===== flow/config.mk =====
export PLATFORM = sky130hd
export DESIGN_NAME = bnn_layer0
export DESIGN_NICKNAME = bnn_layer0
export VERILOG_FILES = /design/flow/design.v
export SDC_FILE = /design/flow/constraint.sdc
export NUM_CORES = 4
export LEC_CHECK = 0
export CAP_MARGIN = 35
export CORE_MARGIN = 2
export CORE_UTILIZATION = 72
export CTS_CLUSTER_DIAMETER = 57
export CTS_CLUSTER_SIZE = 13
export PLACE_DENSITY = 0.38
export SETUP_SLACK_MARGIN = 0.76
export SLEW_MARGIN = 20

===== flow/constraint.sdc =====
create_clock -name core_clock -period 4.55 [get_ports {clk}]
set_input_delay 0.9100 -clock core_clock [delete_from_list [all_inputs] [get_ports {clk}]]
set_output_delay 0.9100 -clock core_clock [all_outputs]
set_load 0.01 [all_outputs]

===== flow/design.v =====
`timescale 1ns / 1ps
module bnn_core #(
    parameter  STRIDE = 1,
    parameter  IN_CHANNEL = 3,
    parameter  OUT_CHANNEL = 3,
    parameter  WEGT_WIDTH = 3,
    parameter  IN_DATA_WIDTH = 28,
    parameter  IN_DATA_1CH = IN_DATA_WIDTH ** 2,
    parameter  IN_DATA_SIZE = IN_DATA_1CH * IN_CHANNEL,
    parameter  WEGT_1CH = WEGT_WIDTH ** 2,
    parameter  WEGT_SIZE = WEGT_1CH * IN_CHANNEL,
    parameter  WEGTS_SIZE = OUT_CHANNEL * WEGT_SIZE,
    parameter  OUT_DATA_WIDTH = (IN_DATA_WIDTH - WEGT_WIDTH) / STRIDE +1,
    parameter  OUT_DATA_1CH = OUT_DATA_WIDTH ** 2,
    parameter  OUT_DATA_SIZE = OUT_CHANNEL * OUT_DATA_1CH,
    parameter  NUM_BUF = WEGT_WIDTH * IN_CHANNEL,
    parameter CORE_DELAY = 5
)(
	input	wire	                    clk,
	input	wire	                    reset_n,
    input   wire [WEGT_SIZE -1: 0]      i_weight,       
    input   wire [IN_DATA_WIDTH -1:0]   i_data,         
    input   wire                        i_valid,
    input   wire [CORE_DELAY - 1 : 0]   i_calc_valid,
	output  reg                         o_valid,
	output  reg  [OUT_DATA_WIDTH -1: 0] o_result        
    );
reg [1 : 0] core_channel_cnt;
always @(posedge clk or negedge reset_n) begin
    if(!reset_n) begin
        core_channel_cnt <= 0;
    end
    else if(i_valid) begin
        if(core_channel_cnt == 2) begin
            core_channel_cnt <= 0;
        end
        else begin
            core_channel_cnt <= core_channel_cnt + 1;
        end
    end
    else begin
        core_channel_cnt <= 0;
    end
end
integer i, j;
reg [IN_DATA_WIDTH - 1 : 0] r_input_mem_data [NUM_BUF - 1 : 0];
always @(posedge clk or negedge reset_n) begin
	if(!reset_n) begin
		for(i = 0; i < NUM_BUF; i = i + 1) begin
			r_input_mem_data[i] <= {IN_DATA_WIDTH{1'b0}};
		end
	end
	else if(i_valid && core_channel_cnt == 0) begin		 
		for(i = 0; i < IN_CHANNEL; i = i + 1) begin
			r_input_mem_data[i * WEGT_WIDTH] 	    <= r_input_mem_data[i * WEGT_WIDTH + 1];
			r_input_mem_data[i * WEGT_WIDTH + 1] 	<= r_input_mem_data[i * WEGT_WIDTH + 2];
		end
		r_input_mem_data[2] <= i_data;
		r_input_mem_data[5] <= 0;
		r_input_mem_data[8] <= 0;
	end
	else if(i_valid) begin
		r_input_mem_data[core_channel_cnt * WEGT_WIDTH + 2] <= i_data;
	end
end
reg [WEGT_SIZE - 1 : 0] r_weight;
always @(posedge clk or negedge reset_n) begin
    if(!reset_n) begin
        r_weight <= {WEGT_SIZE{1'b0}};
    end
    else if(i_valid) begin
        r_weight <= i_weight;
    end
end
wire [WEGT_SIZE - 1 : 0] sliced_input [OUT_DATA_WIDTH - 1 : 0];
genvar a,b,c;
generate
	for(a = 0; a < OUT_DATA_WIDTH; a = a + 1) begin
		for(b = 0; b < IN_CHANNEL; b = b + 1) begin
			for(c = 0; c < WEGT_WIDTH; c = c + 1) begin
				assign sliced_input[a][(WEGT_SIZE - 1) - b * WEGT_1CH - c * WEGT_WIDTH -: WEGT_WIDTH] 
				= r_input_mem_data[b * WEGT_WIDTH + c][(IN_DATA_WIDTH - 1) - a -: WEGT_WIDTH];
			end
		end
	end
endgenerate
reg [WEGT_SIZE - 1 : 0 ] r_sliced_input [OUT_DATA_WIDTH - 1 : 0];
always @(posedge clk or negedge reset_n) begin
	if(!reset_n) begin
		for(i = 0; i < OUT_DATA_WIDTH; i = i + 1) begin
			r_sliced_input[i] <= {WEGT_SIZE{1'b0}};
		end
	end
	else if(i_calc_valid[1]) begin
		for(i = 0; i < OUT_DATA_WIDTH; i = i + 1) begin
			r_sliced_input[i] <= sliced_input[i];
		end
	end
end
wire [WEGT_SIZE - 1 : 0] xnor_result [OUT_DATA_WIDTH - 1 : 0];
genvar d;
generate
	for(d = 0; d < OUT_DATA_WIDTH; d = d + 1) begin
		assign xnor_result[d] = ~ (r_sliced_input[d] ^ r_weight);
	end
endgenerate
reg [WEGT_SIZE - 1 : 0] r_xnor_result [OUT_DATA_WIDTH - 1 : 0];
always @(posedge clk or negedge reset_n) begin
	if(!reset_n) begin
		for(i = 0; i < OUT_DATA_WIDTH; i = i + 1) begin
			r_xnor_result[i] <= {WEGT_SIZE{1'b0}};
		end
	end
	else if(i_calc_valid[2]) begin
		for(i = 0; i < OUT_DATA_WIDTH; i = i + 1) begin
			r_xnor_result[i] <= xnor_result[i];
		end
	end
end
reg [4 : 0] popcnt_result [OUT_DATA_WIDTH - 1 : 0];
always @(*) begin
	for(i = 0; i < OUT_DATA_WIDTH; i = i + 1) begin
		popcnt_result[i] = 0;
		for(j = 0; j < WEGT_SIZE; j = j + 1) begin
			popcnt_result[i] = popcnt_result[i] + r_xnor_result[i][j];
		end
	end
end
reg [4 : 0] r_popcnt_result [OUT_DATA_WIDTH - 1 : 0];
always @(posedge clk or negedge reset_n) begin
	if(!reset_n) begin
		for(i = 0; i < OUT_DATA_WIDTH; i = i + 1) begin
			r_popcnt_result[i] <= {WEGT_SIZE{1'b0}};
		end
	end
	else if(i_calc_valid[3]) begin
		for(i = 0; i < OUT_DATA_WIDTH; i = i + 1) begin
			r_popcnt_result[i] <= popcnt_result[i];
		end
	end
end
wire [OUT_DATA_WIDTH - 1 : 0] result;
genvar e;
generate
	for(e = 0; e < OUT_DATA_WIDTH; e = e + 1) begin
		assign result[(OUT_DATA_WIDTH - 1) - e] = (r_popcnt_result[e] << 1) > WEGT_SIZE ? 1 : 0;
	end
endgenerate
always @(posedge clk or negedge reset_n) begin
	if(!reset_n) begin
		o_result <= {WEGT_SIZE{1'b0}};
	end
	else if(i_calc_valid[4]) begin
		o_result <= result;
	end
end
always @(posedge clk or negedge reset_n) begin
    if(!reset_n) begin
        o_valid <= 0;
    end
    else begin
        o_valid <= i_calc_valid[4];
    end
end
endmodule
`timescale 1ns / 1ps
module bnn_layer
#(
	parameter CNT_BIT = 31,
	parameter IN_MEM_DWIDTH = 28,
	parameter IN_MEM_AWIDTH = 7,
	parameter IN_MEM_DEPTH  = 84,
	parameter WEGT_MEM_DWIDTH = 27,
	parameter WEGT_MEM_AWIDTH = 2,
	parameter WEGT_MEM_DEPTH  = 3,
	parameter OUT_MEM_DWIDTH = 26,
	parameter OUT_MEM_AWIDTH = 5,
	parameter OUT_MEM_DEPTH  = 78,
    parameter  STRIDE = 1,
    parameter  IN_CHANNEL = 3,
    parameter  OUT_CHANNEL = 3,
    parameter  WEGT_WIDTH = 3,
    parameter  IN_DATA_WIDTH = 28,
    parameter  IN_DATA_1CH = IN_DATA_WIDTH ** 2,
    parameter  IN_DATA_SIZE = IN_DATA_1CH * IN_CHANNEL,  
    parameter  WEGT_1CH = WEGT_WIDTH ** 2,
    parameter  WEGT_SIZE = WEGT_1CH * IN_CHANNEL,
    parameter  WEGTS_SIZE = OUT_CHANNEL * WEGT_SIZE,
    parameter  OUT_DATA_WIDTH = (IN_DATA_WIDTH - WEGT_WIDTH) / STRIDE +1,
    parameter  OUT_DATA_1CH = OUT_DATA_WIDTH ** 2,
    parameter  OUT_DATA_SIZE = OUT_CHANNEL * OUT_DATA_1CH,
    parameter  NUM_BUF = WEGT_WIDTH * IN_CHANNEL,
    parameter  STATE_WIDTH = 3,
    parameter  CORE_DELAY = 5
)
(
    input 				        clk,
    input 				        reset_n,
	input 				        i_run,
	input  [CNT_BIT-1:0]	    i_num_cnt,
	output   			        o_idle,
	output   			        o_read,
	output                      o_write,
	output  			        o_done,
	output[IN_MEM_AWIDTH-1:0] 	addr_input,
	output 				        ce_input,
	output 				        we_input,
	input [IN_MEM_DWIDTH-1:0]   q_input,
	output[IN_MEM_DWIDTH-1:0] 	d_input,
	output[WEGT_MEM_AWIDTH-1:0] addr_weight,
	output 				        ce_weight,
	output 				        we_weight,
	input [WEGT_MEM_DWIDTH-1:0] q_weight,
	output[WEGT_MEM_DWIDTH-1:0] d_weight,
    output[OUT_MEM_AWIDTH-1:0] 	addr_output,
	output 				        ce_output,
	output 				        we_output,
	input [OUT_MEM_DWIDTH-1:0]  q_output,
	output[OUT_MEM_DWIDTH-1:0] 	d_output
    );
localparam S_IDLE	= 2'b00;
localparam S_RUN	= 2'b01;
localparam S_DONE  	= 2'b10;
reg [1:0] c_state_read;  
reg [1:0] n_state_read;  
reg [1:0] c_state_write;  
reg [1:0] n_state_write;  
wire      is_write_start;
wire      calc_valid;
wire      out_channel_end;
wire      wegt_read;
wire      result_valid;
wire	  is_write_done;
wire	  is_read_done;
always @(posedge clk or negedge reset_n) begin
    if(!reset_n) begin
		c_state_read <= S_IDLE;
    end else begin
		c_state_read <= n_state_read;
    end
end
always @(posedge clk or negedge reset_n) begin
    if(!reset_n) begin
		c_state_write <= S_IDLE;
    end else begin
		c_state_write <= n_state_write;
    end
end
always @(*) 
begin
	n_state_read = c_state_read;  
	case(c_state_read)
	S_IDLE	: if(i_run)
				n_state_read = S_RUN;
	S_RUN   : if(is_read_done)
				n_state_read = S_DONE;
	S_DONE	: n_state_read 	 = S_IDLE;
	endcase
end 
always @(*) 
begin
	n_state_write = c_state_write;  
	case(c_state_write)
	S_IDLE	: if(is_write_start)
				n_state_write = S_RUN;
	S_RUN   : if(is_write_done)
				n_state_write = S_DONE;
	S_DONE	: n_state_write   = S_IDLE;
	endcase
end 
assign o_idle 		= (c_state_read == S_IDLE) && (c_state_write == S_IDLE);
assign o_read 		= (c_state_read == S_RUN);
assign o_write 		= (c_state_write == S_RUN);
assign o_done 		= (c_state_write == S_DONE);  
reg [CNT_BIT-1:0] num_cnt;
reg [3:0] o_write_cnt;
always @(posedge clk or negedge reset_n) begin
    if(!reset_n) begin
        num_cnt <= 0;  
    end else if (i_run) begin
        num_cnt <= i_num_cnt;
	end else if (o_done) begin
		num_cnt <= 0;
	end
end
reg [1:0] in_channel_cnt;
always @(posedge clk or negedge reset_n) begin	 
	if(!reset_n) begin
		in_channel_cnt <= 1;
	end
	else if(in_channel_cnt >= 2) begin
		in_channel_cnt <= 0;
	end
	else if(o_read) begin
		in_channel_cnt <= in_channel_cnt + 1;
	end
end
reg [2 : 0] out_channel_cnt;
always @(posedge clk or negedge reset_n) begin
	if(!reset_n) begin
		out_channel_cnt <= 0;
	end
	else if(out_channel_end) begin
		out_channel_cnt <= out_channel_cnt + 1;
	end
	else if(out_channel_cnt == OUT_CHANNEL) begin
		out_channel_cnt <= 0;
	end
end
reg [IN_DATA_WIDTH - 1 : 0] row_cnt;
always @(posedge clk or negedge reset_n) begin	
	if(!reset_n) begin
		row_cnt <= 0;
	end
	else if(row_cnt >= IN_DATA_WIDTH) begin
		row_cnt <= 0;
	end
	else if(o_read && in_channel_cnt == 2) begin
		row_cnt <= row_cnt + 1;
	end
end
reg [CORE_DELAY - 1 : 0] r_calc_valid;
always @(posedge clk or negedge reset_n) begin
	if(!reset_n) begin
		r_calc_valid <= {CORE_DELAY{1'b0}};
	end
	else begin
		r_calc_valid <= {r_calc_valid[CORE_DELAY - 2 : 0],{calc_valid}};
	end
end
reg [CNT_BIT-1:0] addr_cnt_read_input;
reg [CNT_BIT-1:0] addr_cnt_read_weight; 
reg [CNT_BIT-1:0] addr_cnt_write;
assign is_read_done  = o_read  && (out_channel_cnt == OUT_CHANNEL - 1) && out_channel_end ;
assign is_write_done = o_write && (addr_cnt_write == OUT_MEM_DEPTH - 1) && (|r_calc_valid == 0);
assign calc_valid	= o_read && (in_channel_cnt == 0) && (row_cnt > 2);
assign out_channel_end = (addr_cnt_read_input == IN_MEM_DEPTH - 1); 
assign wegt_read    = o_read && (out_channel_cnt > 0) && (in_channel_cnt == 0) &&(row_cnt == 2);
always @(posedge clk or negedge reset_n) begin
    if(!reset_n) begin
        addr_cnt_read_input <= 0;  
    end else if (is_read_done | out_channel_end) begin
        addr_cnt_read_input <= 0; 
    end else if (o_read) begin
        addr_cnt_read_input <= IN_DATA_WIDTH * in_channel_cnt + row_cnt;
	end
end
always @(posedge clk or negedge reset_n) begin
    if(!reset_n) begin
        addr_cnt_read_weight <= 0;  
    end else if (is_read_done) begin
        addr_cnt_read_weight <= 0; 
    end else if (wegt_read) begin
        addr_cnt_read_weight <= addr_cnt_read_weight + 1;
	end
end
always @(posedge clk or negedge reset_n) begin
    if(!reset_n) begin
        addr_cnt_write <= 0;  
    end else if (is_write_done) begin
        addr_cnt_write <= 0; 
    end else if (o_write && result_valid ) begin
        addr_cnt_write <= addr_cnt_write + 1;
	end
end
reg  r_valid;
always @(posedge clk or negedge reset_n) begin
    if(!reset_n) begin
        r_valid <= {IN_MEM_DWIDTH{1'b0}};  
    end else begin
	    r_valid <= o_read;  
    end
end
assign addr_input 	= addr_cnt_read_input;
assign ce_input 	= o_read;
assign we_input 	= 1'b0;  
assign d_input		= {IN_MEM_DWIDTH{1'b0}};  
wire [IN_MEM_DWIDTH - 1 : 0]    input_mem_data;
assign input_mem_data = q_input;
assign addr_weight 	= addr_cnt_read_weight;
assign ce_weight 	= o_read;    
assign we_weight 	= 1'b0;  
assign d_weight		= {IN_MEM_DWIDTH{1'b0}};  
wire [WEGT_MEM_DWIDTH - 1:0] 	weight_mem_data;
assign weight_mem_data = q_weight; 
wire [OUT_MEM_DWIDTH-1:0] w_result;
bnn_core #(
.WEGT_WIDTH     (WEGT_WIDTH),
.IN_DATA_WIDTH  (IN_DATA_WIDTH),
.STRIDE         (STRIDE),
.IN_CHANNEL     (IN_CHANNEL),
.OUT_CHANNEL    (OUT_CHANNEL)
) u_bnn_core (
.clk            (clk),
.reset_n        (reset_n),
.i_weight       (weight_mem_data),
.i_data         (input_mem_data),
.i_valid	    (r_valid),
.i_calc_valid   (r_calc_valid),
.o_valid        (result_valid),
.o_result       (w_result)
);
assign is_write_start = r_calc_valid[4];
assign addr_output 	= addr_cnt_write;
assign ce_output 	= o_write && result_valid;
assign we_output 	= o_write;
assign d_output		= w_result;
endmodule
module bnn_layer0 (
    input  wire        clk,
    input  wire        reset_n,
    input  wire        i_run,
    output wire        o_idle,
    output wire        o_done,
    output wire [6:0]  addr_input,
    output wire        ce_input,
    input  wire [27:0] q_input,
    output wire [1:0]  addr_weight,
    output wire        ce_weight,
    input  wire [26:0] q_weight,
    output wire [6:0]  addr_output,
    output wire        we_output,
    output wire [25:0] d_output
);
wire        w_read, w_write;
wire        w_we_input, w_we_weight, w_ce_output, w_we_output;
wire [27:0] w_d_input;
wire [26:0] w_d_weight;
bnn_layer #(
    .CNT_BIT         (31),
    .IN_MEM_DWIDTH   (28),
    .IN_MEM_AWIDTH   (7),
    .IN_MEM_DEPTH    (84),
    .WEGT_MEM_DWIDTH (27),
    .WEGT_MEM_AWIDTH (2),
    .WEGT_MEM_DEPTH  (3),
    .OUT_MEM_DWIDTH  (26),
    .OUT_MEM_AWIDTH  (7),
    .OUT_MEM_DEPTH   (78),
    .WEGT_WIDTH      (3),
    .IN_DATA_WIDTH   (28),
    .STRIDE          (1),
    .IN_CHANNEL      (3),
    .OUT_CHANNEL     (3)
) u_bnn_layer (
    .clk         (clk),
    .reset_n     (reset_n),
    .i_run       (i_run),
    .i_num_cnt   (31'd84),
    .o_idle      (o_idle),
    .o_read      (w_read),
    .o_write     (w_write),
    .o_done      (o_done),
    .addr_input  (addr_input),
    .ce_input    (ce_input),
    .we_input    (w_we_input),
    .q_input     (q_input),
    .d_input     (w_d_input),
    .addr_weight (addr_weight),
    .ce_weight   (ce_weight),
    .we_weight   (w_we_weight),
    .q_weight    (q_weight),
    .d_weight    (w_d_weight),
    .addr_output (addr_output),
    .ce_output   (w_ce_output),
    .we_output   (w_we_output),
    .q_output    (26'd0),
    .d_output    (d_output)
);
assign we_output = w_ce_output & w_we_output;
endmodule

===== flow/run.sh =====
#!/bin/bash
# the make line also repeats each setting of config.mk as NAME=value (left out here)
make -C /OpenROAD-flow-scripts/flow DESIGN_CONFIG=/design/flow/config.mk WORK_HOME=/design/flow/orfs CLKGATE_MAP_FILE= finish

==> results of run 1 <==
what timing repair did:
item | in CTS | in global routing
setup buffers | 28 | 12
pin swaps | 44 | 62
endpoints found under the setup margin | 104 | 104
hold buffers | 0 | 0
resized | 113 | 72
through the flow:
| stage | cell area (um2) | setup slack [ns] |
|---|---|---|
| floorplan | 78700 | -0.380 |
| global placement | 81800 | -0.519 |
| detailed placement | 82000 | -0.589 |
| CTS | 87200 | -0.605 |
| global route | 87600 | -0.760 |
| finish | 87600 | -0.586 |
layer usage:
| metal | global-route usage (%) | vias to the layer above | share of wire (%) |
|---|---|---|---|
| li1 | - | 21314 | - |
| met1 | 49.9 | 25167 | 43 |
| met2 | 57.1 | 1238 | 49 |
| met3 | 4.64 | 343 | 5.2 |
| met4 | 11.4 | 0 | 3.3 |
| met5 | 0 | - | 0 |
final cells by class:
cell class | count | area [um2] | share of cell area, %
clock buffer | 202 | 4030 | 4.60
clock inverter | 31 | 434 | 0.495
inverter | 942 | 3540 | 4.03
multi-input combinational | 3906 | 37700 | 43.0
sequential | 1473 | 36900 | 42.2
tap | 1414 | 1770 | 2.02
timing repair buffer | 311 | 3220 | 3.67
==> results.txt, run 1 <==
fresh numbers from the pnr run: outcome=finished with violations, Layout Check Fails=setup timing, Internal=19.9 mW, ys async rst share=100%, Final Skew=0.0234 ns, worst hold margin=0.157 ns, Clock Tree Buf Depth=3, synthesized area=78,400 um2, sw frac=21.3%, leading area contributor after synthesis=dfrtp_1, Leak=41.2 nW, Fillers=6,460, CP Class=reg -> reg, Mapped Cells=6,621, Fmax=195 MHz, initial antenna violation count=2, slowest stage cell, crit path=fa_1, first-pass GRT wire length=296,000 um, vias in the first global route=50.9k, AND-OR/OR-AND Cells, Area Fraction=5.00%, DIE WIDTH=334 um, Die Span Y=334 um, Psw=5.36 mW, worst path cell trace=fa_1 > inv_1 > fa_1 > inv_1 > fa_1 > inv_1 > fa_1 > fa_1 > fa_1 > inv_1 > ha_1 > a21o_1 > fa_2 > a21o_1 > a21oi_2 > xnor2_1 > mux2_4, largest net degree at the start of global routing=212, Max power group=registers, critical path capture point=u_bnn_layer.u_bnn_core.r_popcnt_result[18][4], DRC errors left=0, Simple-Gate Area Share=3.98%, most frequent CP cell=fa_1, CTS tree=yes, Pwr Density=288 nW/um2, fp util=72.4%, instance count on the critical path=17, drt wl/cell=22.9 um, Seq group=13.1 mW, combinational share of power=1.6%, XORs/XNORs by Area=9.29%, Seq cells post-synth=1,473, top_reg_cell synth=dfrtp_1, total CTS buffers=142, min Tclk post-route=5.14 ns, total power=25.2 mW, Root Buffer=clkbuf_16, Late-Pin Clk Latency=0.77 ns, grt total ovfl=0, Top area cell types=dfrtp_1 (47%), mux2_2 (12%), fa_1 (12%), worst rel slew slack=28.0%, post-synth cell types=61, MUX share of area=12.5%, peak supply drop=0.000311 V, Reg2Reg Depth=17, post-synthesis adder-cell area fraction=16.0%, Final Worst Setup Slack=-0.586 ns, Critical Path Max Stage Delay=0.55 ns, core area=108,000 um2, syn_area_per_cell=11.8 um2, Crit path required time=5.19 ns, Final Core Density=80.9%, MaxCap Viol Count=0, OpenROAD warning count=60, synth warn=7, Slew @ Worst Pin=1.08 ns, HP Class=in -> async, initial DRC count=3,782, I/O pin cnt=105, Final Hold Vio Count=0, Setup Viol. Count Final=104, gr usage total=35.1%, clock slew seen by the registers of the worst setup and hold paths=0.06 ns, cell row count=121, Startpoint Class=flop, chip area=112,000 um2, YS chip area=78,400 um2, Seq share, synth=47.0%, CP delay by family, top=adder cells, htree depth=4, Clk. pwr=11.7 mW, clock sink count=1,473, Reg power frac=52.0%, Crit Path Max Fanout=2, Critical R2R Capture=u_bnn_layer.u_bnn_core.r_popcnt_result[18][4], Total Negative Setup Slacks=-31.39 ns, placed cell count=8,004, DR vias=48.1k, antenna-violating nets left=0, crit path from=u_bnn_layer.u_bnn_core.r_xnor_result[18][17], Top non-seq family=adder cells, RD Place Congestion=0.845, FF-to-FF setup slack=-0.59 ns, Antenna Diode Count=0, final net count=7,556, RSZ-0062 raised after global routing=yes, clock share of power=46.4%, top post-synthesis cells by count=dfrtp_1 (1,470), inv_1 (942), mux2_2 (854), Reg-to-Reg Start=u_bnn_layer.u_bnn_core.r_xnor_result[18][17], Critical Path AT=5.78 ns, Final Non-Filler Cells=8,279, most common cell in the netlist=dfrtp_1, buffers and inverters on the worst path=4, router iterations before antenna repair=6, area grow syn2layout=11.7%, EDFF count, synth=0, Top-area cell share=46.9%, Final Slew Violations=0, Via density=5.81, period utilisation layout=113%, ys cells=6,621, DP Wirelength=123,000 um, Total Wirelength=190,000 um, comb pwr=0.396 mW, Port Buffers=104, Setup crit end kind=flop
==> inputs of run 2 (changes only) <==
- ABC_AREA: unset -> 0
- CORE_ASPECT_RATIO: unset -> 0.91
- CTS_CLUSTER_DIAMETER: 57 -> 88
- CTS_CLUSTER_SIZE: 13 -> 21
- PLACE_DENSITY: 0.38 -> 0.42
- SETUP_SLACK_MARGIN: 0.76 -> 1.18
- clock period: 4.55 -> 4.46 ns (I/O delays scaled with it)
==> results.txt, run 2 <==
fresh numbers from the pnr run: outcome=finished with violations (unchanged), Layout Check Fails=setup timing (unchanged), Via density=5.77 (was 5.81), RSZ-0062 raised after global routing=yes (unchanged), total CTS buffers=80 (was 142), core area=108,000 um2 (about the same), Reg2Reg Depth=18 (was 17), Reg-to-Reg Start=u_bnn_layer.u_bnn_core.r_xnor_result[0][17] (was u_bnn_layer.u_bnn_core.r_xnor_result[18][17]), top post-synthesis cells by count=dfrtp_1 (1,470), inv_1 (942), mux2_2 (854) (unchanged), gr usage total=34.8% (was 35.1%), DP Worst Slack=-0.649 ns (was -0.589 ns), Seq cells post-synth=1,473 (unchanged), period utilisation layout=115% (was 113%), Top-area cell share=46.9% (unchanged), router iterations before antenna repair=5 (was 6), OpenROAD warning count=69 (was 60), DP Wirelength=124,000 um (was 123,000 um), top_reg_cell synth=dfrtp_1 (unchanged), Late-Pin Clk Latency=0.69 ns (was 0.77 ns), crit path from=u_bnn_layer.u_bnn_core.r_xnor_result[0][17] (was u_bnn_layer.u_bnn_core.r_xnor_result[18][17]), Crit path required time=5.02 ns (was 5.19 ns), worst rel slew slack=31.0% (was 28.0%), CTS tree=yes (unchanged), DRC errors left=0 (unchanged), Mapped Cells=6,621 (unchanged), synthesized area=78,400 um2 (unchanged), XORs/XNORs by Area=9.29% (unchanged), clock share of power=35.9% (was 46.4%), initial DRC count=4,005 (was 3,782), cell row count=115 (was 121), Total Wirelength=188,000 um (was 190,000 um), sw frac=21.8% (was 21.3%), final net count=7,530 (was 7,556), most common cell in the netlist=dfrtp_1 (unchanged), initial antenna violation count=4 (was 2), worst path cell trace=fa_1 > inv_1 > fa_1 > inv_2 > fa_1 > inv_2 > fa_2 > fa_1 > fa_1 > inv_1 > ha_1 > a21oi_2 > fa_2 > inv_1 > a21o_1 > a21oi_2 > xnor2_1 > mux2_4 (was fa_1 > inv_1 > fa_1 > inv_1 > fa_1 > inv_1 > fa_1 > fa_1 > fa_1 > inv_1 > ha_1 > a21o_1 > fa_2 > a21o_1 > a21oi_2 > xnor2_1 > mux2_4), ys cells=6,621 (unchanged), YS chip area=78,400 um2 (unchanged), Setup crit end kind=flop (unchanged), AND-OR/OR-AND Cells, Area Fraction=5.00% (unchanged), Fillers=6,725 (was 6,460), Reg power frac=62.2% (was 52.0%), drt wl/cell=22.8 um (was 22.9 um), critical path capture point=u_bnn_layer.u_bnn_core.r_popcnt_result[0][4] (was u_bnn_layer.u_bnn_core.r_popcnt_result[18][4]), clock sink count=1,473 (unchanged), synth warn=7 (unchanged), Final Skew=0.0307 ns (was 0.0234 ns), I/O pin cnt=105 (unchanged), Psw=4.68 mW (was 5.36 mW), DIE WIDTH=350 um (was 334 um), Internal=16.8 mW (was 19.9 mW), hold buffers post-CTS=0 (unchanged), combinational share of power=1.9% (was 1.6%), CP delay by family, top=adder cells (unchanged), ys async rst share=100% (unchanged), slowest stage cell, crit path=fa_2 (was fa_1), largest net degree at the start of global routing=179 (was 212), vias in the first global route=49.7k (was 50.9k), MaxCap Viol Count=0 (unchanged), comb pwr=0.403 mW (was 0.396 mW), Final Worst Setup Slack=-0.684 ns (was -0.586 ns), MUX share of area=12.5% (unchanged), area grow syn2layout=9.38% (was 11.7%), Clk. pwr=7.72 mW (was 11.7 mW), Top non-seq family=adder cells (unchanged), instance count on the critical path=18 (was 17), HP Class=in -> async (unchanged), min Tclk post-route=5.14 ns (about the same), Simple-Gate Area Share=3.98% (unchanged), post-synth cell types=61 (unchanged), Pwr Density=251 nW/um2 (was 288 nW/um2), post-synthesis adder-cell area fraction=16.0% (unchanged), Critical R2R Capture=u_bnn_layer.u_bnn_core.r_popcnt_result[0][4] (was u_bnn_layer.u_bnn_core.r_popcnt_result[18][4]), Final Slew Violations=0 (unchanged), fp util=72.6% (was 72.4%), Max power group=registers (unchanged), chip area=112,000 um2 (about the same), grt total ovfl=0 (unchanged), CP Class=reg -> reg (unchanged), leading area contributor after synthesis=dfrtp_1 (unchanged), buffers and inverters on the worst path=5 (was 4), Seq share, synth=47.0% (unchanged), Seq group=13.4 mW (was 13.1 mW), antenna-violating nets left=0 (unchanged), Port Buffers=104 (unchanged), Top area cell types=dfrtp_1 (47%), mux2_2 (12%), fa_1 (12%) (unchanged), Final Hold Vio Count=0 (unchanged), DR vias=47.6k (was 48.1k), syn_area_per_cell=11.8 um2 (unchanged), Startpoint Class=flop (unchanged), EDFF count, synth=0 (unchanged), Total Negative Setup Slacks=-38.20 ns (was -31.39 ns), Slew @ Worst Pin=1.03 ns (was 1.08 ns), Setup Viol. Count Final=104 (unchanged), Crit Path Max Fanout=2 (unchanged), Critical Path Max Stage Delay=0.55 ns (about the same), clock slew seen by the registers of the worst setup and hold paths=0.09 ns (was 0.06 ns), htree depth=3 (was 4), most frequent CP cell=fa_1 (unchanged), Critical Path AT=5.70 ns (was 5.78 ns), Root Buffer=clkbuf_16 (unchanged), first-pass GRT wire length=294,000 um (was 296,000 um), Fmax=194 MHz (was 195 MHz), Leak=40.3 nW (was 41.2 nW), Clock Tree Buf Depth=3 (unchanged), FF-to-FF setup slack=-0.68 ns (was -0.59 ns), RD Place Congestion=0.859 (was 0.845), Die Span Y=319 um (was 334 um), peak supply drop=0.000410 V (was 0.000311 V)
run 2: through the flow:
stage	instance area [um2]	std cells	utilization, %	power (mW)	hold slack, ns
floorplan	78700	6643	-	13.7	0.352
global placement	82200	8082	76.0	14.0	0.415
detailed placement	82400	8089	76.2	14.1	0.420
CTS	85100	8230	78.8	21.6	0.202
global route	85800	8244	79.4	22.1	0.232
finish	85800	8245	79.4	21.5	0.199
run 2: what timing repair did:
action | CTS | global route
endpoints found under the setup margin | 104 | 104
pin swaps | 38 | 43
resized | 95 | 99
endpoints found under the hold margin | 0 | 0
buffers inserted | 27 | 12
run 2: cell type report:
type	instances	area, um2	area share [%]
repair buffers	347	3590	4.18
flip-flops and latches	1473	36900	43.1
multi-input cells	3906	37700	44.0
well taps	1462	1830	2.13
clock inverters	1	20.0	0.0233
inverters	942	3540	4.12
diodes	1	2.50	0.00292
clock buffers	113	2150	2.50
run 2: per-layer routing:
| layer | track usage (%) | wire length [um] |
|---|---|---|
| met1 | 51.9 | 82400 |
| met2 | 54.6 | 88000 |
| met3 | 5.18 | 12000 |
| met4 | 8.90 | 5490 |
| met5 | 0 | 7 |
==> inputs of run 3 (changes only) <==
- ABC_AREA: 0 -> unset
- CAP_MARGIN: 35 -> 20
- CELL_PAD_IN_SITES_GLOBAL_PLACEMENT: unset -> 0
- CORE_ASPECT_RATIO: 0.91 -> 0.95
- CTS_CLUSTER_DIAMETER: 88 -> 188
- CTS_CLUSTER_SIZE: 21 -> 13
- PLACE_DENSITY: 0.42 -> unset
- PLACE_DENSITY_LB_ADDON: unset -> 0.2
- SETUP_SLACK_MARGIN: 1.18 -> -0.34
- TNS_END_PERCENT: unset -> 75
- clock period: 4.46 -> 3.39 ns (I/O delays scaled with it)
==> results.txt, run 3 <==
fresh numbers from the pnr run: antenna-violating nets left=0 (unchanged), Top non-seq family=adder cells (unchanged), Reg power frac=55.3% (was 62.2%), DP Wirelength=123,000 um (was 124,000 um), FF-to-FF setup slack=-1.87 ns (was -0.68 ns), AND-OR/OR-AND Cells, Area Fraction=5.00% (unchanged), area grow syn2layout=11.9% (was 9.38%), top post-synthesis cells by count=dfrtp_1 (1,470), inv_1 (942), mux2_2 (854) (unchanged), Leak=41.3 nW (was 40.3 nW), post-synthesis adder-cell area fraction=16.0% (unchanged), leading area contributor after synthesis=dfrtp_1 (unchanged), Via density=5.87 (was 5.77), grt total ovfl=0 (unchanged), Critical R2R Capture=u_bnn_layer.u_bnn_core.r_popcnt_result[20][4] (was u_bnn_layer.u_bnn_core.r_popcnt_result[0][4]), Port Buffers=104 (unchanged), top_reg_cell synth=dfrtp_1 (unchanged), RSZ-0062 raised after global routing=yes (unchanged), Die Span Y=326 um (was 319 um), Root Buffer=clkbuf_16 (unchanged), post-synth cell types=61 (unchanged), WHS Endpoint=u_bnn_layer.c_state_read[0], worst path cell trace=fa_1 > inv_1 > fa_1 > inv_2 > fa_1 > inv_1 > fa_1 > fa_1 > fa_1 > inv_2 > ha_4 > a21oi_4 > fa_2 > inv_2 > a21o_1 > a21oi_4 > xnor2_2 > mux2_2 (was fa_1 > inv_1 > fa_1 > inv_2 > fa_1 > inv_2 > fa_2 > fa_1 > fa_1 > inv_1 > ha_1 > a21oi_2 > fa_2 > inv_1 > a21o_1 > a21oi_2 > xnor2_1 > mux2_4), Seq cells post-synth=1,473 (unchanged), min Tclk post-route=5.26 ns (was 5.14 ns), synth warn=7 (unchanged), Internal=24.9 mW (was 16.8 mW), worst rel slew slack=28.2% (was 31.0%), I/O pin cnt=105 (unchanged), clock slew seen by the registers of the worst setup and hold paths=0.07 ns (was 0.09 ns), Seq share, synth=47.0% (unchanged), Fmax=190 MHz (was 194 MHz), Simple-Gate Area Share=3.98% (unchanged), period utilisation layout=155% (was 115%), Hold Path Depth=1, Final Core Density=80.9% (was 79.4%), Critical Path AT=5.90 ns (was 5.70 ns), outcome=finished with violations (unchanged), Seq group=17.6 mW (was 13.4 mW), MUX share of area=12.5% (unchanged), sw frac=21.7% (was 21.8%), clock share of power=43.0% (was 35.9%), Clock Tree Buf Depth=3 (unchanged), core area=109,000 um2 (was 108,000 um2), slowest stage cell, crit path=fa_1 (was fa_2), combinational share of power=1.7% (was 1.9%), Clk. pwr=13.7 mW (was 7.72 mW), Setup Viol. Count Final=104 (unchanged), DR vias=49.0k (was 47.6k), crit path from=u_bnn_layer.u_bnn_core.r_xnor_result[20][17] (was u_bnn_layer.u_bnn_core.r_xnor_result[0][17]), vias in the first global route=52.6k (was 49.7k), HP Class=reg -> reg (was in -> async), Crit Path Max Fanout=2 (unchanged), ys async rst share=100% (unchanged), CTS tree=yes (unchanged), Final Hold Vio Count=0 (unchanged), final net count=7,646 (was 7,530), ys cells=6,621 (unchanged), Final Worst Setup Slack=-1.87 ns (was -0.684 ns), syn_area_per_cell=11.8 um2 (unchanged), first-pass GRT wire length=304,000 um (was 294,000 um), largest net degree at the start of global routing=137 (was 179), clock sink count=1,473 (unchanged), Top area cell types=dfrtp_1 (47%), mux2_2 (12%), fa_1 (12%) (unchanged), critical path capture point=u_bnn_layer.u_bnn_core.r_popcnt_result[20][4] (was u_bnn_layer.u_bnn_core.r_popcnt_result[0][4]), Late-Pin Clk Latency=0.76 ns (was 0.69 ns), fp util=72.3% (was 72.6%), YS chip area=78,400 um2 (unchanged), chip area=112,000 um2 (about the same), Mapped Cells=6,621 (unchanged), synthesized area=78,400 um2 (unchanged), EDFF count, synth=0 (unchanged), Setup crit end kind=flop (unchanged), Reg-to-Reg Start=u_bnn_layer.u_bnn_core.r_xnor_result[20][17] (was u_bnn_layer.u_bnn_core.r_xnor_result[0][17]), Total Negative Setup Slacks=-151.09 ns (was -38.20 ns), Psw=6.92 mW (was 4.68 mW), Layout Check Fails=setup timing (unchanged), comb pwr=0.530 mW (was 0.403 mW), Fillers=6,126 (was 6,725), Critical Path Max Stage Delay=0.55 ns (about the same), drt wl/cell=23.3 um (was 22.8 um), Top-area cell share=46.9% (unchanged), gr usage total=35.9% (was 34.8%), OpenROAD warning count=61 (was 69), DIE WIDTH=343 um (was 350 um), Total Wirelength=194,000 um (was 188,000 um), router iterations before antenna repair=6 (was 5), instance count on the critical path=18 (unchanged), RD Place Congestion=0.870 (was 0.859), Max power group=registers (unchanged), initial antenna violation count=2 (was 4), cell row count=118 (was 115), CP Class=reg -> reg (unchanged), Final Skew=0.0245 ns (was 0.0307 ns), most common cell in the netlist=dfrtp_1 (unchanged), most frequent CP cell=fa_1 (unchanged), Pwr Density=363 nW/um2 (was 251 nW/um2), Crit path required time=4.03 ns (was 5.02 ns), CP delay by family, top=adder cells (unchanged), Reg2Reg Depth=18 (unchanged), buffers and inverters on the worst path=5 (unchanged), worst hold start=u_bnn_layer.c_state_read[1], Final Slew Violations=0 (unchanged), DRC errors left=0 (unchanged), MaxCap Viol Count=0 (unchanged), total CTS buffers=131 (was 80), Startpoint Class=flop (unchanged), XORs/XNORs by Area=9.29% (unchanged), peak supply drop=0.000381 V (was 0.000410 V), Slew @ Worst Pin=1.08 ns (was 1.03 ns), htree depth=4 (was 3), initial DRC count=4,071 (was 4,005)
[run 3: area by class of cell]
cell class,count,area [um2],share of cell area [%]
Antenna cell,1,2.50,0.00285
Clock buffer,158,3460,3.95
Clock inverter,12,138,0.157
Inverter,942,3540,4.03
Multi-Input combinational cell,3906,37800,43.1
Sequential cell,1473,37000,42.1
Tap cell,1440,1800,2.05
Timing Repair Buffer,412,4020,4.58
[run 3: routing by layer]
metal / wire length, um / track usage, % / vias up
li1: - / - / 21395
met1: 78600 / 49.4 / 25525
met2: 93700 / 57.4 / 1587
met3: 12600 / 5.72 / 506
met4: 9180 / 15.4 / 4
met5: 25 / 0 / -
[run 3: metrics by stage]
stage | instances | worst slack [ns] | instance area, um2 | hold WS [ns] | total power [mW]
after CTS | 8339 | -1.76 | 87300 | 0.430 | 32.0
after detailed placement | 8143 | -1.75 | 82900 | 0.413 | 18.5
after global placement | 8143 | -1.66 | 82900 | 0.412 | 18.5
after global routing | 8343 | -1.97 | 87800 | 0.447 | 32.8
final | 8344 | -1.87 | 87800 | 0.428 | 31.8
after floorplan | 6643 | -1.54 | 78700 | 0.352 | 18.0
[run 3: repair_timing]
action                                 4_1_cts  5_1_grt
setup endpoints to repair                  104      104
hold buffers                                 1        0
gates resized                              113      107
endpoints found under the hold margin       46        0
pin swaps                                   41       58
setup buffers                               28       18
==> inputs of run 4 (changes only) <==
- CTS_CLUSTER_DIAMETER: 188 -> 191
- SETUP_SLACK_MARGIN: -0.34 -> 0.8
- TNS_END_PERCENT: 75 -> 20
- clock period: 3.39 -> 3.02 ns (I/O delays scaled with it)
==> results.txt, run 4 <==
fresh numbers from the pnr run: Final Core Density=81.0% (was 80.9%), Critical R2R Capture=u_bnn_layer.u_bnn_core.r_popcnt_result[20][4] (unchanged), Reg-to-Reg Start=u_bnn_layer.u_bnn_core.r_xnor_result[20][17] (unchanged), Setup crit end kind=flop (unchanged), outcome=finished with violations (unchanged), period utilisation layout=173% (was 155%), Critical Path Max Stage Delay=0.58 ns (was 0.55 ns), FF-to-FF setup slack=-2.20 ns (was -1.87 ns), Layout Check Fails=setup timing (unchanged), MUX share of area=12.5% (unchanged), total CTS buffers=131 (unchanged), Top area cell types=dfrtp_1 (47%), mux2_2 (12%), fa_1 (12%) (unchanged), RD Place Congestion=0.861 (was 0.870), Reg power frac=55.3% (about the same), grt total ovfl=0 (unchanged), buffers and inverters on the worst path=5 (unchanged), Die Span Y=326 um (unchanged), Pwr Density=407 nW/um2 (was 363 nW/um2), AND-OR/OR-AND Cells, Area Fraction=5.00% (unchanged), fp util=72.3% (unchanged), htree depth=4 (unchanged), Simple-Gate Area Share=3.98% (unchanged), peak supply drop=0.000477 V (was 0.000381 V), I/O pin cnt=105 (unchanged), first-pass GRT wire length=302,000 um (was 304,000 um), Total Negative Setup Slacks=-188.02 ns (was -151.09 ns), clock sink count=1,473 (unchanged), Via density=5.94 (was 5.87), Placed Area=82,900 um2 (about the same), HP Class=in -> async (was reg -> reg), ys cells=6,621 (unchanged), Port Buffers=104 (unchanged), Startpoint Class=flop (unchanged), Seq share, synth=47.0% (unchanged), Reg2Reg Depth=18 (unchanged), worst hold margin=0.395 ns (was 0.428 ns), Crit Path Max Fanout=2 (unchanged), initial DRC count=3,697 (was 4,071), largest net degree at the start of global routing=145 (was 137), Critical Path AT=5.86 ns (was 5.90 ns), cell row count=118 (unchanged), combinational share of power=1.7% (about the same), placed cell count=8,146 (was 8,143), antenna-violating nets left=0 (unchanged), core area=109,000 um2 (unchanged), chip area=112,000 um2 (unchanged), Clock Tree Buf Depth=3 (unchanged), Max power group=registers (unchanged), Total Wirelength=194,000 um (about the same), DP Worst Slack=-2.12 ns (was -1.75 ns), CP Class=reg -> reg (unchanged), slowest stage cell, crit path=fa_1 (unchanged), synthesized area=78,400 um2 (unchanged), Psw=7.73 mW (was 6.92 mW), Late-Pin Clk Latency=0.76 ns (about the same), YS chip area=78,400 um2 (unchanged), CTS tree=yes (unchanged), Clk. pwr=15.3 mW (was 13.7 mW), clock slew seen by the registers of the worst setup and hold paths=0.06 ns (was 0.07 ns), total power=35.7 mW (was 31.8 mW), Antenna Diode Count=0 (was 1), most frequent CP cell=fa_1 (unchanged), router iterations before antenna repair=5 (was 6), worst path cell trace=fa_1 > inv_2 > fa_1 > inv_2 > fa_1 > inv_1 > fa_1 > fa_1 > fa_1 > inv_2 > ha_4 > a21oi_4 > fa_2 > inv_1 > a21o_1 > a21oi_2 > xnor2_1 > mux2_2 (was fa_1 > inv_1 > fa_1 > inv_2 > fa_1 > inv_1 > fa_1 > fa_1 > fa_1 > inv_2 > ha_4 > a21oi_4 > fa_2 > inv_2 > a21o_1 > a21oi_4 > xnor2_2 > mux2_2), clock share of power=43.0% (about the same), Setup Viol. Count Final=104 (unchanged), Slew @ Worst Pin=1.08 ns (about the same), drt wl/cell=23.3 um (about the same), OpenROAD warning count=56 (was 61), Final Non-Filler Cells=8,341 (was 8,344), leading area contributor after synthesis=dfrtp_1 (unchanged), RSZ-0062 raised after global routing=yes (unchanged), crit path from=u_bnn_layer.u_bnn_core.r_xnor_result[20][17] (unchanged), DR vias=49.5k (was 49.0k), Final Hold Vio Count=0 (unchanged), gr usage total=35.6% (was 35.9%), instance count on the critical path=18 (unchanged), ys async rst share=100% (unchanged), Final Slew Violations=0 (unchanged), DIE WIDTH=343 um (unchanged), Crit path required time=3.66 ns (was 4.03 ns), area grow syn2layout=12.1% (was 11.9%), CP delay by family, top=adder cells (unchanged), Leak=41.5 nW (was 41.3 nW), DRC errors left=0 (unchanged), synth warn=7 (unchanged), Final Cell Area=87,900 um2 (was 87,800 um2), Mapped Cells=6,621 (unchanged), Top-area cell share=46.9% (unchanged), Root Buffer=clkbuf_16 (unchanged), final net count=7,648 (was 7,646), Seq group=19.8 mW (was 17.6 mW), post-synthesis adder-cell area fraction=16.0% (unchanged), Internal=28.0 mW (was 24.9 mW), Final Worst Setup Slack=-2.20 ns (was -1.87 ns), comb pwr=0.614 mW (was 0.530 mW), most common cell in the netlist=dfrtp_1 (unchanged), Top non-seq family=adder cells (unchanged), Fmax=191 MHz (was 190 MHz), post-synth cell types=61 (unchanged), top post-synthesis cells by count=dfrtp_1 (1,470), inv_1 (942), mux2_2 (854) (unchanged), MaxCap Viol Count=0 (unchanged), EDFF count, synth=0 (unchanged), initial antenna violation count=3 (was 2), worst rel slew slack=28.1% (was 28.2%), syn_area_per_cell=11.8 um2 (unchanged), top_reg_cell synth=dfrtp_1 (unchanged), min Tclk post-route=5.22 ns (was 5.26 ns), critical path capture point=u_bnn_layer.u_bnn_core.r_popcnt_result[20][4] (unchanged), XORs/XNORs by Area=9.29% (unchanged), vias in the first global route=52.4k (was 52.6k), sw frac=21.6% (was 21.7%), Final Skew=0.0258 ns (was 0.0245 ns), DP Wirelength=123,000 um (about the same), Seq cells post-synth=1,473 (unchanged)
run 4: area by class of cell:
| class | count | area, um2 |
|---|---|---|
| repair buffers | 414 | 3950 |
| fillers | 6096 | 20600 |
| flip-flops and latches | 1473 | 37000 |
| well taps | 1440 | 1800 |
| inverters | 942 | 3540 |
| clock inverters | 5 | 46.3 |
| multi-input cells | 3906 | 38100 |
| clock buffers | 161 | 3520 |
run 4: what timing repair did:
action	CTS	global route
endpoints found under the setup margin	174	216
endpoints found under the hold margin	24	0
hold buffers	1	0
resized	205	123
setup buffers	20	8
pin swaps	129	102
run 4: layer usage:
layer	GRT usage, %	share of wire [%]	wire length (um)	vias up
li1	-	-	-	21427
met1	50.2	41	79300	25883
met3	5.61	7.0	13700	469
met4	12.7	4.0	7840	0
met2	56.8	48	93200	1763
met5	0	0	0	-
==> inputs of run 5 (changes only) <==
- CELL_PAD_IN_SITES_GLOBAL_PLACEMENT: 0 -> unset
- CORE_ASPECT_RATIO: 0.95 -> unset
- CTS_CLUSTER_DIAMETER: 191 -> 350
- SETUP_SLACK_MARGIN: 0.8 -> 0.76
- TNS_END_PERCENT: 20 -> unset
- clock period: 3.02 -> 4.55 ns (I/O delays scaled with it)
==> results.txt, run 5 <==
fresh numbers from the pnr run: Pwr Density=273 nW/um2 (was 407 nW/um2), Psw=5.09 mW (was 7.73 mW), CP delay by family, top=adder cells (unchanged), period utilisation layout=112% (was 173%), post-synthesis adder-cell area fraction=16.0% (unchanged), placed cell count=8,004 (was 8,146), most frequent CP cell=fa_1 (unchanged), total CTS buffers=131 (unchanged), Final Worst Setup Slack=-0.567 ns (was -2.20 ns), final net count=7,549 (was 7,648), Final Hold Vio Count=0 (unchanged), Die Span Y=334 um (was 326 um), comb pwr=0.385 mW (was 0.614 mW), vias in the first global route=51.4k (was 52.4k), Reg2Reg Depth=17 (was 18), DIE WIDTH=334 um (was 343 um), total power=23.7 mW (was 35.7 mW), AND-OR/OR-AND Cells, Area Fraction=5.00% (unchanged), post-synth cell types=61 (unchanged), clock sink count=1,473 (unchanged), Seq share, synth=47.0% (unchanged), area grow syn2layout=10.5% (was 12.1%), clock slew seen by the registers of the worst setup and hold paths=0.07 ns (was 0.06 ns), Seq group=13.1 mW (was 19.8 mW), crit path from=u_bnn_layer.u_bnn_core.r_xnor_result[14][17] (was u_bnn_layer.u_bnn_core.r_xnor_result[20][17]), MUX share of area=12.5% (unchanged), slowest stage cell, crit path=fa_1 (unchanged), Placed Area=81,800 um2 (was 82,900 um2), Via density=5.96 (was 5.94), Reg-to-Reg Start=u_bnn_layer.u_bnn_core.r_xnor_result[14][17] (was u_bnn_layer.u_bnn_core.r_xnor_result[20][17]), cell row count=121 (was 118), Fmax=195 MHz (was 191 MHz), RD Place Congestion=0.889 (was 0.861), ys async rst share=100% (unchanged), htree depth=4 (unchanged), Critical R2R Capture=u_bnn_layer.u_bnn_core.r_popcnt_result[14][4] (was u_bnn_layer.u_bnn_core.r_popcnt_result[20][4]), CP Class=reg -> reg (unchanged), Max power group=registers (unchanged), Crit Path Max Fanout=2 (unchanged), min Tclk post-route=5.12 ns (was 5.22 ns), OpenROAD warning count=85 (was 56), Top-area cell share=46.9% (unchanged), Final Skew=0.0284 ns (was 0.0258 ns), outcome=finished with violations (unchanged), peak supply drop=0.000291 V (was 0.000477 V), initial DRC count=4,419 (was 3,697), Final Cell Area=86,600 um2 (was 87,900 um2), fp util=72.4% (was 72.3%), top_reg_cell synth=dfrtp_1 (unchanged), clock share of power=42.9% (was 43.0%), Startpoint Class=flop (unchanged), top post-synthesis cells by count=dfrtp_1 (1,470), inv_1 (942), mux2_2 (854) (unchanged), EDFF count, synth=0 (unchanged), Root Buffer=clkbuf_16 (unchanged), Clk. pwr=10.2 mW (was 15.3 mW), Seq cells post-synth=1,473 (unchanged), most common cell in the netlist=dfrtp_1 (unchanged), Final Slew Violations=0 (unchanged), buffers and inverters on the worst path=4 (was 5), Fillers=6,236 (was 6,096), Late-Pin Clk Latency=0.75 ns (was 0.76 ns), worst rel slew slack=22.3% (was 28.1%), Internal=18.6 mW (was 28.0 mW), Total Wirelength=194,000 um (about the same), Top area cell types=dfrtp_1 (47%), mux2_2 (12%), fa_1 (12%) (unchanged), I/O pin cnt=105 (unchanged), router iterations before antenna repair=5 (unchanged), Crit path required time=5.18 ns (was 3.66 ns), synthesized area=78,400 um2 (unchanged), drt wl/cell=23.6 um (was 23.3 um), XORs/XNORs by Area=9.29% (unchanged), Mapped Cells=6,621 (unchanged), Simple-Gate Area Share=3.98% (unchanged), synth warn=7 (unchanged), DP Wirelength=123,000 um (about the same), Critical Path AT=5.75 ns (was 5.86 ns), HP Class=in -> async (unchanged), DP Worst Slack=-0.600 ns (was -2.12 ns), gr usage total=35.6% (about the same), largest net degree at the start of global routing=209 (was 145), FF-to-FF setup slack=-0.57 ns (was -2.20 ns), core area=108,000 um2 (was 109,000 um2), Leak=40.7 nW (was 41.5 nW), MaxCap Viol Count=0 (unchanged), worst path cell trace=fa_1 > inv_1 > fa_1 > inv_1 > fa_1 > inv_2 > fa_1 > fa_1 > fa_1 > inv_2 > ha_4 > a21o_1 > fa_2 > a21o_1 > a21oi_2 > xnor2_1 > mux2_4 (was fa_1 > inv_2 > fa_1 > inv_2 > fa_1 > inv_1 > fa_1 > fa_1 > fa_1 > inv_2 > ha_4 > a21oi_4 > fa_2 > inv_1 > a21o_1 > a21oi_2 > xnor2_1 > mux2_2), ys cells=6,621 (unchanged), first-pass GRT wire length=301,000 um (was 302,000 um), Final Non-Filler Cells=8,215 (was 8,341), YS chip area=78,400 um2 (unchanged), hold buffers post-CTS=0 (was 1), sw frac=21.5% (was 21.6%), CTS tree=yes (unchanged), Setup Viol. Count Final=104 (unchanged), antenna-violating nets left=0 (unchanged), DRC errors left=0 (unchanged), critical path capture point=u_bnn_layer.u_bnn_core.r_popcnt_result[14][4] (was u_bnn_layer.u_bnn_core.r_popcnt_result[20][4]), chip area=112,000 um2 (about the same), initial antenna violation count=7 (was 3), combinational share of power=1.6% (was 1.7%), Layout Check Fails=setup timing (unchanged), grt total ovfl=0 (unchanged), Critical Path Max Stage Delay=0.53 ns (was 0.58 ns), leading area contributor after synthesis=dfrtp_1 (unchanged), RSZ-0062 raised after global routing=yes (unchanged), instance count on the critical path=17 (was 18), syn_area_per_cell=11.8 um2 (unchanged), DR vias=48.9k (was 49.5k), Port Buffers=104 (unchanged), Clock Tree Buf Depth=3 (unchanged), Setup crit end kind=flop (unchanged), worst hold margin=0.103 ns (was 0.395 ns), Slew @ Worst Pin=1.17 ns (was 1.08 ns), Top non-seq family=adder cells (unchanged), Reg power frac=55.5% (was 55.3%)
[run 5: per-stage QoR]
stage | TNS, ns | utilization, %
after floorplan | -8.38 | -
after global placement | -19.05 | 75.5
after detailed placement | -27.38 | 75.5
after CTS | -27.62 | 79.3
after global routing | -43.77 | 79.9
final | -30.69 | 79.9
[run 5: area by class of cell]
cell class	count	area [um2]	area share (%)
clock inverter	5	46.3	0.0534
multi-input combinational	3906	37800	43.6
inverter	942	3540	4.08
clock buffer	159	3510	4.05
antenna	1	2.50	0.00289
tap	1414	1770	2.04
sequential	1473	36900	42.6
timing repair buffer	315	3060	3.54
[run 5: timing repair]
item / in CTS / in global routing
endpoints found under the setup margin: 104 / 104
pin swaps: 24 / 58
gates resized: 93 / 118
setup buffers: 22 / 24
[run 5: metal layers]
layer | track usage (%) | wire length (um) | vias to the layer above
met5 | 0 | 50 | -
met4 | 14.3 | 8690 | 8
met3 | 6.28 | 14100 | 462
met2 | 55.4 | 90200 | 1705
met1 | 50.7 | 80600 | 25562
li1 | - | - | 21199
==> inputs of run 6 (changes only) <==
- CORE_UTILIZATION: 72 -> 66
- CTS_CLUSTER_DIAMETER: 350 -> unset
- CTS_CLUSTER_SIZE: 13 -> unset
- PLACE_DENSITY: unset -> 0.6
- PLACE_DENSITY_LB_ADDON: 0.2 -> unset
- SETUP_SLACK_MARGIN: 0.76 -> unset
==> results.txt, run 6 <==
fresh numbers from the pnr run: outcome=finished with violations (unchanged), Layout Check Fails=setup timing (unchanged), Final Hold Vio Count=0 (unchanged), Final Skew=0.0220 ns (was 0.0284 ns), DR vias=47.4k (was 48.9k), DRC errors left=0 (unchanged), DP Worst Slack=-0.564 ns (was -0.600 ns), Clk. pwr=13.0 mW (was 10.2 mW), post-synthesis adder-cell area fraction=16.0% (unchanged), CP Class=reg -> reg (unchanged), sw frac=21.2% (was 21.5%), Crit path required time=5.21 ns (was 5.18 ns), final net count=7,570 (was 7,549), largest net degree at the start of global routing=197 (was 209), synthesized area=78,400 um2 (unchanged), Mapped Cells=6,621 (unchanged), grt total ovfl=0 (unchanged), fp util=66.5% (was 72.4%), Final Worst Setup Slack=-0.622 ns (was -0.567 ns), Crit Path Max Fanout=2 (unchanged), CTS tree=yes (unchanged), Setup Viol. Count Final=103 (was 104), top post-synthesis cells by count=dfrtp_1 (1,470), inv_1 (942), mux2_2 (854) (unchanged), Setup crit end kind=flop (unchanged), MUX share of area=12.5% (unchanged), Top non-seq family=adder cells (unchanged), FF-to-FF setup slack=-0.62 ns (was -0.57 ns), post-synth cell types=61 (unchanged), Seq cells post-synth=1,473 (unchanged), Max power group=registers (unchanged), Top area cell types=dfrtp_1 (47%), mux2_2 (12%), fa_1 (12%) (unchanged), Startpoint Class=flop (unchanged), Fmax=193 MHz (was 195 MHz), gr usage total=32.4% (was 35.6%), RD Place Congestion=0.841 (was 0.889), Slew @ Worst Pin=1.16 ns (was 1.17 ns), Final Cell Area=88,500 um2 (was 86,600 um2), initial DRC count=3,262 (was 4,419), comb pwr=0.393 mW (was 0.385 mW), most frequent CP cell=fa_1 (unchanged), first-pass GRT wire length=297,000 um (was 301,000 um), slowest stage cell, crit path=fa_1 (unchanged), DIE WIDTH=349 um (was 334 um), area grow syn2layout=12.8% (was 10.5%), leading area contributor after synthesis=dfrtp_1 (unchanged), clock slew seen by the registers of the worst setup and hold paths=0.06 ns (was 0.07 ns), Late-Pin Clk Latency=0.80 ns (was 0.75 ns), buffers and inverters on the worst path=4 (unchanged), total CTS buffers=155 (was 131), Total Negative Setup Slacks=-27.15 ns (was -30.69 ns), Critical Path Max Stage Delay=0.55 ns (was 0.53 ns), antenna-violating nets left=0 (unchanged), YS chip area=78,400 um2 (unchanged), critical path capture point=u_bnn_layer.u_bnn_core.r_popcnt_result[21][4] (was u_bnn_layer.u_bnn_core.r_popcnt_result[14][4]), Root Buffer=clkbuf_16 (unchanged), Port Buffers=104 (unchanged), register area=36,900 um2 (about the same), CP delay by family, top=adder cells (unchanged), XORs/XNORs by Area=9.29% (unchanged), drt wl/cell=22.5 um (was 23.6 um), Leak=41.6 nW (was 40.7 nW), Psw=5.62 mW (was 5.09 mW), clock sink count=1,473 (unchanged), Clock Tree Buf Depth=3 (unchanged), HP Class=in -> async (unchanged), Top-area cell share=46.9% (unchanged), I/O pin cnt=105 (unchanged), Final Core Density=75.0% (was 79.9%), MaxCap Viol Count=0 (unchanged), combinational share of power=1.5% (was 1.6%), worst rel slew slack=22.3% (about the same), synth warn=7 (unchanged), min Tclk post-route=5.17 ns (was 5.12 ns), period utilisation layout=114% (was 112%), Placed Area=82,100 um2 (was 81,800 um2), cell row count=126 (was 121), router iterations before antenna repair=5 (unchanged), vias in the first global route=49.5k (was 51.4k), syn_area_per_cell=11.8 um2 (unchanged), Simple-Gate Area Share=3.98% (unchanged), ys async rst share=100% (unchanged), DP Wirelength=123,000 um (about the same), chip area=122,000 um2 (was 112,000 um2), top_reg_cell synth=dfrtp_1 (unchanged), Comb gate area=37,800 um2 (about the same), peak supply drop=0.000427 V (was 0.000291 V), Reg2Reg Depth=17 (unchanged), Final Slew Violations=0 (unchanged), EDFF count, synth=0 (unchanged), Seq share, synth=47.0% (unchanged), worst path cell trace=fa_1 > inv_1 > fa_1 > inv_1 > fa_1 > inv_1 > fa_1 > fa_1 > fa_1 > inv_1 > ha_1 > a21o_1 > fa_2 > a21o_1 > a21oi_2 > xnor2_1 > mux2_4 (was fa_1 > inv_1 > fa_1 > inv_1 > fa_1 > inv_2 > fa_1 > fa_1 > fa_1 > inv_2 > ha_4 > a21o_1 > fa_2 > a21o_1 > a21oi_2 > xnor2_1 > mux2_4), Pwr Density=300 nW/um2 (was 273 nW/um2), Total Wirelength=190,000 um (was 194,000 um), ys cells=6,621 (unchanged), RSZ-0062 raised after global routing=yes (unchanged), Fillers=8,046 (was 6,236), Reg power frac=49.4% (was 55.5%), Critical R2R Capture=u_bnn_layer.u_bnn_core.r_popcnt_result[21][4] (was u_bnn_layer.u_bnn_core.r_popcnt_result[14][4]), AND-OR/OR-AND Cells, Area Fraction=5.00% (unchanged), hold buffers post-CTS=0 (unchanged), instance count on the critical path=17 (unchanged), crit path from=u_bnn_layer.u_bnn_core.r_xnor_result[21][17] (was u_bnn_layer.u_bnn_core.r_xnor_result[14][17]), Via density=5.61 (was 5.96), OpenROAD warning count=64 (was 85), most common cell in the netlist=dfrtp_1 (unchanged), htree depth=4 (unchanged), clock share of power=49.1% (was 42.9%), Die Span Y=349 um (was 334 um), Internal=20.9 mW (was 18.6 mW), initial antenna violation count=3 (was 7), Seq group=13.1 mW (about the same), core area=118,000 um2 (was 108,000 um2), Reg-to-Reg Start=u_bnn_layer.u_bnn_core.r_xnor_result[21][17] (was u_bnn_layer.u_bnn_core.r_xnor_result[14][17]), Critical Path AT=5.84 ns (was 5.75 ns), total power=26.6 mW (was 23.7 mW)
## run 6: final cells by class
class | count | share of cell area, %
Sequential cell | 1473 | 41.7
Antenna cell | 1 | 0.00283
Tap cell | 1536 | 2.17
Multi-Input combinational cell | 3906 | 42.7
Timing Repair Buffer | 312 | 3.48
Clock buffer | 227 | 5.15
Inverter | 942 | 4.00
Clock inverter | 56 | 0.778
## run 6: per-layer routing
metal	global-route usage (%)	share of wire, %	vias up
met3	4.27	4.5	291
met1	47.8	46	24785
met4	8.51	2.5	2
met5	0	0.0068	-
li1	-	-	21384
met2	51.5	47	929
## run 6: what timing repair did
action                     in CTS  in global routing
pin swaps                      56                 62
hold endpoints to repair        0                  0
setup endpoints to repair     104                104
setup buffers                  25                 23
resized                       102                110
## run 6: metrics by stage
stage | hold slack, ns | std cells
detailed placement | 0.417 | 8147
global placement | 0.413 | 8147
finish | 0.0994 | 8453
CTS | 0.115 | 8450
global route | 0.126 | 8453
floorplan | 0.352 | 6643
==> inputs of run 7 (changes only) <==
- CORE_UTILIZATION: 66 -> 40
- clock period: 4.55 -> 6.52 ns (I/O delays scaled with it)
==> results.txt, run 7 <==
fresh numbers from the pnr run: outcome=timing/DRC/antenna clean (was finished with violations), Startpoint Class=flop (unchanged), synth warn=7 (unchanged), Slew @ Worst Pin=1.13 ns (was 1.16 ns), Late-Pin Clk Latency=0.82 ns (was 0.80 ns), clock sink count=1,473 (unchanged), chip area=200,000 um2 (was 122,000 um2), worst rel slew slack=24.9% (was 22.3%), Reg power frac=47.3% (was 49.4%), drt wl/cell=21.0 um (was 22.5 um), Placed Area=82,200 um2 (was 82,100 um2), register area=36,900 um2 (unchanged), final net count=7,440 (was 7,570), htree depth=4 (unchanged), fp util=40.3% (was 66.5%), Comb gate area=36,800 um2 (was 37,800 um2), CP delay by family, top=adder cells (unchanged), Critical Path AT=6.12 ns (was 5.84 ns), most common cell in the netlist=dfrtp_1 (unchanged), buffers and inverters on the worst path=5 (was 4), Critical Path Max Stage Delay=0.55 ns (about the same), min Tclk post-route=5.43 ns (was 5.17 ns), worst hold margin=0.436 ns (was 0.0994 ns), area grow syn2layout=12.3% (was 12.8%), XORs/XNORs by Area=9.29% (unchanged), Reg-to-Reg Start=u_bnn_layer.u_bnn_core.r_xnor_result[7][17] (was u_bnn_layer.u_bnn_core.r_xnor_result[21][17]), total power=19.4 mW (was 26.6 mW), Seq group=9.16 mW (was 13.1 mW), combinational share of power=1.4% (was 1.5%), core area=195,000 um2 (was 118,000 um2), Fmax=184 MHz (was 193 MHz), clock share of power=51.4% (was 49.1%), worst path cell trace=fa_1 > inv_1 > fa_1 > inv_1 > fa_1 > inv_1 > fa_1 > fa_1 > fa_1 > inv_1 > ha_1 > a21oi_1 > fa_1 > inv_1 > a21o_1 > a21oi_1 > xnor2_1 > mux2_2 (was fa_1 > inv_1 > fa_1 > inv_1 > fa_1 > inv_1 > fa_1 > fa_1 > fa_1 > inv_1 > ha_1 > a21o_1 > fa_2 > a21o_1 > a21oi_2 > xnor2_1 > mux2_4), Via density=4.88 (was 5.61), total CTS buffers=168 (was 155), first-pass GRT wire length=307,000 um (was 297,000 um), Critical R2R Capture=u_bnn_layer.u_bnn_core.r_popcnt_result[7][4] (was u_bnn_layer.u_bnn_core.r_popcnt_result[21][4]), largest net degree at the start of global routing=218 (was 197), I/O pin cnt=105 (unchanged), Seq share, synth=47.0% (unchanged), syn_area_per_cell=11.8 um2 (unchanged), Simple-Gate Area Share=3.98% (unchanged), sw frac=21.7% (was 21.2%), EDFF count, synth=0 (unchanged), HP Class=reg -> reg (was in -> async), Final Slew Violations=0 (unchanged), WHS Endpoint=u_bnn_layer.c_state_read[0], RSZ-0062 raised after global routing=no (was yes), Mapped Cells=6,621 (unchanged), Pwr Density=220 nW/um2 (was 300 nW/um2), synthesized area=78,400 um2 (unchanged), comb pwr=0.263 mW, Setup crit end kind=flop (unchanged), ys async rst share=100% (unchanged), initial antenna violation count=10 (was 3), initial DRC count=3,245 (was 3,262), most frequent CP cell=fa_1 (unchanged), CP Class=reg -> reg (unchanged), Seq cells post-synth=1,473 (unchanged), Top area cell types=dfrtp_1 (47%), mux2_2 (12%), fa_1 (12%) (unchanged), Final Non-Filler Cells=9,422 (was 8,453), router iterations before antenna repair=7 (was 5), cell row count=162 (was 126), gr usage total=20.5% (was 32.4%), antenna-violating nets left=0 (unchanged), Internal=15.2 mW (was 20.9 mW), Final Skew=0.0337 ns (was 0.0220 ns), Clk. pwr=9.95 mW (was 13.0 mW), Hold Path Depth=1, Max power group=the clock network (was registers), YS chip area=78,400 um2 (unchanged), DP Worst Slack=1.08 ns (was -0.564 ns), Top-area cell share=46.9% (unchanged), leading area contributor after synthesis=dfrtp_1 (unchanged), Die Span Y=447 um (was 349 um), ys cells=6,621 (unchanged), Final Hold Vio Count=0 (unchanged), clock slew seen by the registers of the worst setup and hold paths=0.06 ns (about the same), placed cell count=9,114 (was 8,147), Setup Viol. Count Final=0 (was 103), Reg2Reg Depth=18 (was 17), grt total ovfl=0 (unchanged), Crit path required time=7.21 ns (was 5.21 ns), FF-to-FF setup slack=1.09 ns (was -0.62 ns), instance count on the critical path=18 (was 17), Leak=41.1 nW (was 41.6 nW), DP Wirelength=124,000 um (was 123,000 um), top_reg_cell synth=dfrtp_1 (unchanged), MUX share of area=12.5% (unchanged), OpenROAD warning count=82 (was 64), Top non-seq family=adder cells (unchanged), post-synth cell types=61 (unchanged), DRC errors left=0 (unchanged), Final Cell Area=88,100 um2 (was 88,500 um2), Total Wirelength=198,000 um (was 190,000 um), hold buffers post-CTS=0 (unchanged), crit path from=u_bnn_layer.u_bnn_core.r_xnor_result[7][17] (was u_bnn_layer.u_bnn_core.r_xnor_result[21][17]), slowest stage cell, crit path=fa_1 (unchanged), AND-OR/OR-AND Cells, Area Fraction=5.00% (unchanged), Final Core Density=45.2% (was 75.0%), MaxCap Viol Count=0 (unchanged), Crit Path Max Fanout=2 (unchanged), DR vias=46.0k (was 47.4k), post-synthesis adder-cell area fraction=16.0% (unchanged), top post-synthesis cells by count=dfrtp_1 (1,470), inv_1 (942), mux2_2 (854) (unchanged), CTS tree=yes (unchanged), Final Worst Setup Slack=1.09 ns (was -0.622 ns), period utilisation layout=83.3% (was 114%), Post-CTS Resized=0 (was 102), vias in the first global route=48.8k (was 49.5k), Total Negative Setup Slacks=0 ns (was -27.15 ns), postcts setup bufs=0 (was 25), worst hold start=u_bnn_layer.c_state_read[1], RD Place Congestion=0.817 (was 0.841), Port Buffers=104 (unchanged), critical path capture point=u_bnn_layer.u_bnn_core.r_popcnt_result[7][4] (was u_bnn_layer.u_bnn_core.r_popcnt_result[21][4]), Clock Tree Buf Depth=3 (unchanged), DIE WIDTH=447 um (was 349 um), Fillers=17.9k (was 8,046), peak supply drop=0.000229 V (was 0.000427 V), Root Buffer=clkbuf_16 (unchanged), Psw=4.21 mW (was 5.62 mW)
==> run 7: cell type report <==
type / count / share of cell area, %
clock buffers: 239 / 5.57
diodes: 2 / 0.00568
multi-input cells: 3906 / 41.7
inverters: 942 / 4.01
repair buffers: 169 / 1.97
well taps: 2624 / 3.73
clock inverters: 67 / 1.07
flip-flops and latches: 1473 / 41.9
==> run 7: layer usage <==
layer  wire [um]  global-route usage [%]  share of wire [%]  vias up
li1            -                       -                  -    21126
met1       90900                    28.7                 46    23669
met2       91400                    32.3                 46      863
met3        9620                    3.46                4.9      306
met4        6210                    6.54                3.1        8
met5          46                       0              0.023        -
Power is estimated from default activity; no workload was simulated.
